Design OQ1_Stopwatch, start of the top module:
module OQ1_Stopwatch(AN, Seg, Dot, CLK, Start, RESET);  
	output [3:0] AN;
	output [6:0] Seg;
	output Dot;
	input CLK, Start, RESET;
	parameter R = 2'b00;
    parameter W = 2'b01;
    parameter C = 2'b10;	
	reg  [11:0] divider_ds;
	reg  [5:0]  divider_ms;
	reg  [6:0]  Seg_Temp;
	reg  [3:0]  D3,D2,D1,D0,D_Temp,AN_Temp;
	reg  [1:0]  state,n_state;
	reg         dp;
	wire        RTC_ds,RTC_ms;
	always @(posedge CLK or posedge RESET) begin
	  if(RESET) divider_ms <= 0;
	  else if(divider_ms==32) divider_ms <= 0;
      else divider_ms <= divider_ms + 1;
    end
    assign RTC_ms = ((divider_ms == 32)?1'b1:1'b0);
	always @(posedge CLK or posedge RESET) begin
      if(RESET) divider_ds <= 0;
      else if(divider_ds==3276) divider_ds <= 0;
      else if(state==C) divider_ds <= divider_ds + 1;
    end
    assign RTC_ds = ((divider_ds == 3276)?1'b1:1'b0);
	always@(posedge CLK or posedge RESET) begin
      if(RESET) begin
        state <= R;
        D3 <= 0;
        D2 <= 0;
        D1 <= 0;
        D0 <= 0;
      end else begin
        state <= n_state;
        if(RTC_ds) begin
          if(D0 == 9) begin
            D0 <= 0;
            if(D1 == 9) begin
              D1 <= 0;
              if(D2 == 9) begin
                D2 <= 0;
                if(D3 == 9) begin
                  D3 <= 0;                  
                end else begin
                  D3 <= D3 + 1;
                end                    
              end else begin
                D2 <= D2 + 1;
              end      
            end else begin
              D1 <= D1 + 1;
            end
          end else begin
            D0 <= D0 + 1;
  ...
For scale: roughly 270 cells after synthesis, roughly 2600 sq um of cells after synthesis.
clock: 2.28 ns
lec_check: 0
abc_area: 0
cap_margin: 20
core_aspect_ratio: 1.1
core_margin: 2
core_utilization: 69
cts_cluster_size: 21
gpl_timing_driven: 1
max_routing_layer: met4
min_routing_layer: met1
place_density_lb_addon: 0.03
setup_slack_margin: 0.56
slew_margin: 20
tns_end_percent: 70
run.sh (not shown) runs the stock make flow with config.mk's settings and CLKGATE_MAP_FILE=.
Next try:
ABC_AREA = not set   (was 0)
CORE_ASPECT_RATIO = 1.57   (was 1.1)
CORE_UTILIZATION = 63   (was 69)
GPL_TIMING_DRIVEN = 0   (was 1)
SETUP_SLACK_MARGIN = not set   (was 0.56)
TNS_END_PERCENT = 20   (was 70)
clock period = 4.95 ns   (was 2.28 ns; I/O delays follow)
=>
- final area shrinks by 8.0%
- clock skew grows by 5.0 ps
- worst setup slack is better by 1700 ps
- global-route usage shrinks by 5.6 points
- first-iteration DRC count shrinks by 66%
Next try:
ABC_AREA = 1   (was not set)
CORE_ASPECT_RATIO = 0.81   (was 1.57)
CTS_CLUSTER_SIZE = 26   (was 21)
HOLD_SLACK_MARGIN = 0.15   (was not set)
PLACE_DENSITY_LB_ADDON = not set   (was 0.03)
SETUP_SLACK_MARGIN = 0.46   (was not set)
clock period = 2.37 ns   (was 4.95 ns; I/O delays follow)
After rerunning: Via count rose by 17%; wire length rose by 5.7%; design area rose by 6.5%; setup slack is worse by 1600 ps; first-iteration DRC count rose by 61%; power rose by 120%; clock-buffer cell count is unchanged; worst hold slack is worse by 5.3 ps; critical path depth fell by 5; sequential power rose by 100%.
Next try:
CORE_ASPECT_RATIO = not set   (was 0.81)
CORE_UTILIZATION = 72   (was 63)
CTS_CLUSTER_SIZE = 97   (was 26)
GPL_TIMING_DRIVEN = not set   (was 0)
HOLD_SLACK_MARGIN = not set   (was 0.15)
MAX_ROUTING_LAYER = not set   (was met4)
MIN_ROUTING_LAYER = not set   (was met1)
SETUP_SLACK_MARGIN = not set   (was 0.46)
TNS_END_PERCENT = 5   (was 20)
Effect:
- clock-buffer cell count drops by 1
- synthesized cell count is unchanged
- non-clock buffer count drops by 5
- routed wire length climbs by 2.8%

Setup of build 16:
Starting RTL as in the previous note.
make LEC_CHECK=0 ABC_AREA=1 CAP_MARGIN=20 CORE_ASPECT_RATIO=1.45 CORE_MARGIN=2 CORE_UTILIZATION=72 CTS_CLUSTER_DIAMETER=396 CTS_CLUSTER_SIZE=94 PLACE_DENSITY=0.78 SLEW_MARGIN=20 finish   # period 5.34 ns
Input-level comparison between build 77 and build 16:
diff --git a/flow/config.mk b/flow/config.mk
--- a/flow/config.mk
+++ b/flow/config.mk
@@ -8,9 +8,8 @@
 export ABC_AREA = 1
 export CAP_MARGIN = 20
-export CORE_ASPECT_RATIO = 1.45
 export CORE_MARGIN = 2
 export CORE_UTILIZATION = 72
-export CTS_CLUSTER_DIAMETER = 396
-export CTS_CLUSTER_SIZE = 94
-export PLACE_DENSITY = 0.78
+export CTS_CLUSTER_DIAMETER = 95
+export PLACE_DENSITY_LB_ADDON = 0.0
+export SETUP_SLACK_MARGIN = 0.39
 export SLEW_MARGIN = 20
==> flow/constraint.sdc <==
create_clock -name core_clock -period 2.2 [get_ports {CLK}]
set_input_delay 0.4400 -clock core_clock [delete_from_list [all_inputs] [get_ports {CLK}]]
set_output_delay 0.4400 -clock core_clock [all_outputs]
set_load 0.01 [all_outputs]
### Flow results
Row post-detailed-route wirelength per cell: build 77 higher / build 16 lower. Build 77 vs. build 16: normalized max-slew margin fell 0.76 points; proportion of power drawn by the clock network shrank by 1.5 points.
For build 19, these inputs were changed with respect to build 77:
diff --git a/flow/config.mk b/flow/config.mk
--- a/flow/config.mk
+++ b/flow/config.mk
@@ -7,9 +7,11 @@
 export LEC_CHECK = 0
 export ABC_AREA = 1
-export CAP_MARGIN = 20
+export CAP_MARGIN = 0
+export CORE_ASPECT_RATIO = 1.41
 export CORE_MARGIN = 2
 export CORE_UTILIZATION = 72
 export CTS_CLUSTER_DIAMETER = 95
+export CTS_CLUSTER_SIZE = 10
 export PLACE_DENSITY_LB_ADDON = 0.0
-export SETUP_SLACK_MARGIN = 0.39
+export SETUP_SLACK_MARGIN = 0.64
 export SLEW_MARGIN = 20
--- outcome ---
- Higher post-layout worst setup margin was reported by build 19, not build 77.
- Total power draw on build 19 is up relative to build 77.
- Of build 19 and build 77, build 19 shows the higher cell count, with build 77 below it.
Setup changes, build 19 to build 40
==> flow/config.mk <==
export PLATFORM = sky130hd
export DESIGN_NAME = OQ1_Stopwatch
export DESIGN_NICKNAME = OQ1_Stopwatch
export VERILOG_FILES = /design/flow/design.v
export SDC_FILE = /design/flow/constraint.sdc
export NUM_CORES = 4
export LEC_CHECK = 0
export ABC_AREA = 1
export CAP_MARGIN = 20
export CORE_MARGIN = 2
export CORE_UTILIZATION = 72
export PLACE_DENSITY_LB_ADDON = 0.0
export SLEW_MARGIN = 20
==> flow/constraint.sdc <==
create_clock -name core_clock -period 2.21 [get_ports {CLK}]
set_input_delay 0.4420 -clock core_clock [delete_from_list [all_inputs] [get_ports {CLK}]]
set_output_delay 0.4420 -clock core_clock [all_outputs]
set_load 0.01 [all_outputs]
Notes after the runs:
- From build 19 to build 40 the numbers moved as follows: pin slew with the least headroom to its limit now sits lower; worst hold slack increased 0.0033 ns; detailed-route wire length on metal 1 lost about 6%.
- Area reported by Yosys stat: build 19 vs build 40 identical
- Diff build 19 -> build 40: total length of routed wires saw a decrease, post-route total power saw a decrease, worst hold path stage count saw an increase.
- Total area of multi-input combinational cells: build 40 vs build 19 down 9.2%
- Between build 40 and build 19, the post-route non-filler standard cell count is lower for build 40.
- Taking build 19 over build 40, the number of tap cells inserted ratio works out to 0.875.

## the reference run
Starting RTL as in the previous note.
## OQ1_Stopwatch
module OQ1_Stopwatch(AN, Seg, Dot, CLK, Start, RESET);  
	output [3:0] AN;
	output [6:0] Seg;
	output Dot;
	input CLK, Start, RESET;
	parameter R = 2'b00;
    parameter W = 2'b01;
    parameter C = 2'b10;	
	reg  [11:0] divider_ds;
	reg  [5:0]  divider_ms;
	reg  [6:0]  Seg_Temp;
	reg  [3:0]  D3,D2,D1,D0,D_Temp,AN_Temp;
	reg  [1:0]  state,n_state;
	reg         dp;
	wire        RTC_ds,RTC_ms;
	always @(posedge CLK or posedge RESET) begin
	  if(RESET) divider_ms <= 0;
	  else if(divider_ms==32) divider_ms <= 0;
      else divider_ms <= divider_ms + 1;
    end
    assign RTC_ms = ((divider_ms == 32)?1'b1:1'b0);
	always @(posedge CLK or posedge RESET) begin
      if(RESET) divider_ds <= 0;
      else if(divider_ds==3276) divider_ds <= 0;
      else if(state==C) divider_ds <= divider_ds + 1;
    end
    assign RTC_ds = ((divider_ds == 3276)?1'b1:1'b0);
	always@(posedge CLK or posedge RESET) begin
  ...
make LEC_CHECK=0 ABC_AREA=1 CAP_MARGIN=0 CORE_ASPECT_RATIO=1.71 CORE_MARGIN=2 CORE_UTILIZATION=55 CTS_CLUSTER_SIZE=26 GPL_TIMING_DRIVEN=1 HOLD_SLACK_MARGIN=0.15 MAX_ROUTING_LAYER=met4 MIN_ROUTING_LAYER=met1 SETUP_SLACK_MARGIN=0.46 SLEW_MARGIN=25 TNS_END_PERCENT=20 finish   # period 3.04 ns
#### Input delta (the trial run over the reference run)
Settings: setting CELL_PAD_IN_SITES_DETAIL_PLACEMENT to 1 for the first time; setting CELL_PAD_IN_SITES_GLOBAL_PLACEMENT to 2 for the first time; changing GPL_TIMING_DRIVEN from 1 to 0; changing ABC_AREA from 1 to 0; setting CTS_CLUSTER_DIAMETER to 328 for the first time; changing MIN_ROUTING_LAYER from met1 to met2.
Results
- For the trial run, the flow was terminated by a tool error in 3_3_place_gp and produced no final design.
- Post-synthesis mux area share is higher on the trial run
- Measured against the trial run, the area of the core region of the reference run comes out at 1.06 times the reference value.
- Taking the reference run as the reference, in the trial run total cell area reported by yosys after synthesis went down; die area shows a reduction of 300 um^2; chip height went down about 2.7%; number of different library cells in the post-synthesis netlist grew by about 60%; chip width lower.
- Post-synthesis area per instance: the trial run vs the reference run up about 30%
Power and IR drop assume default switching activity.
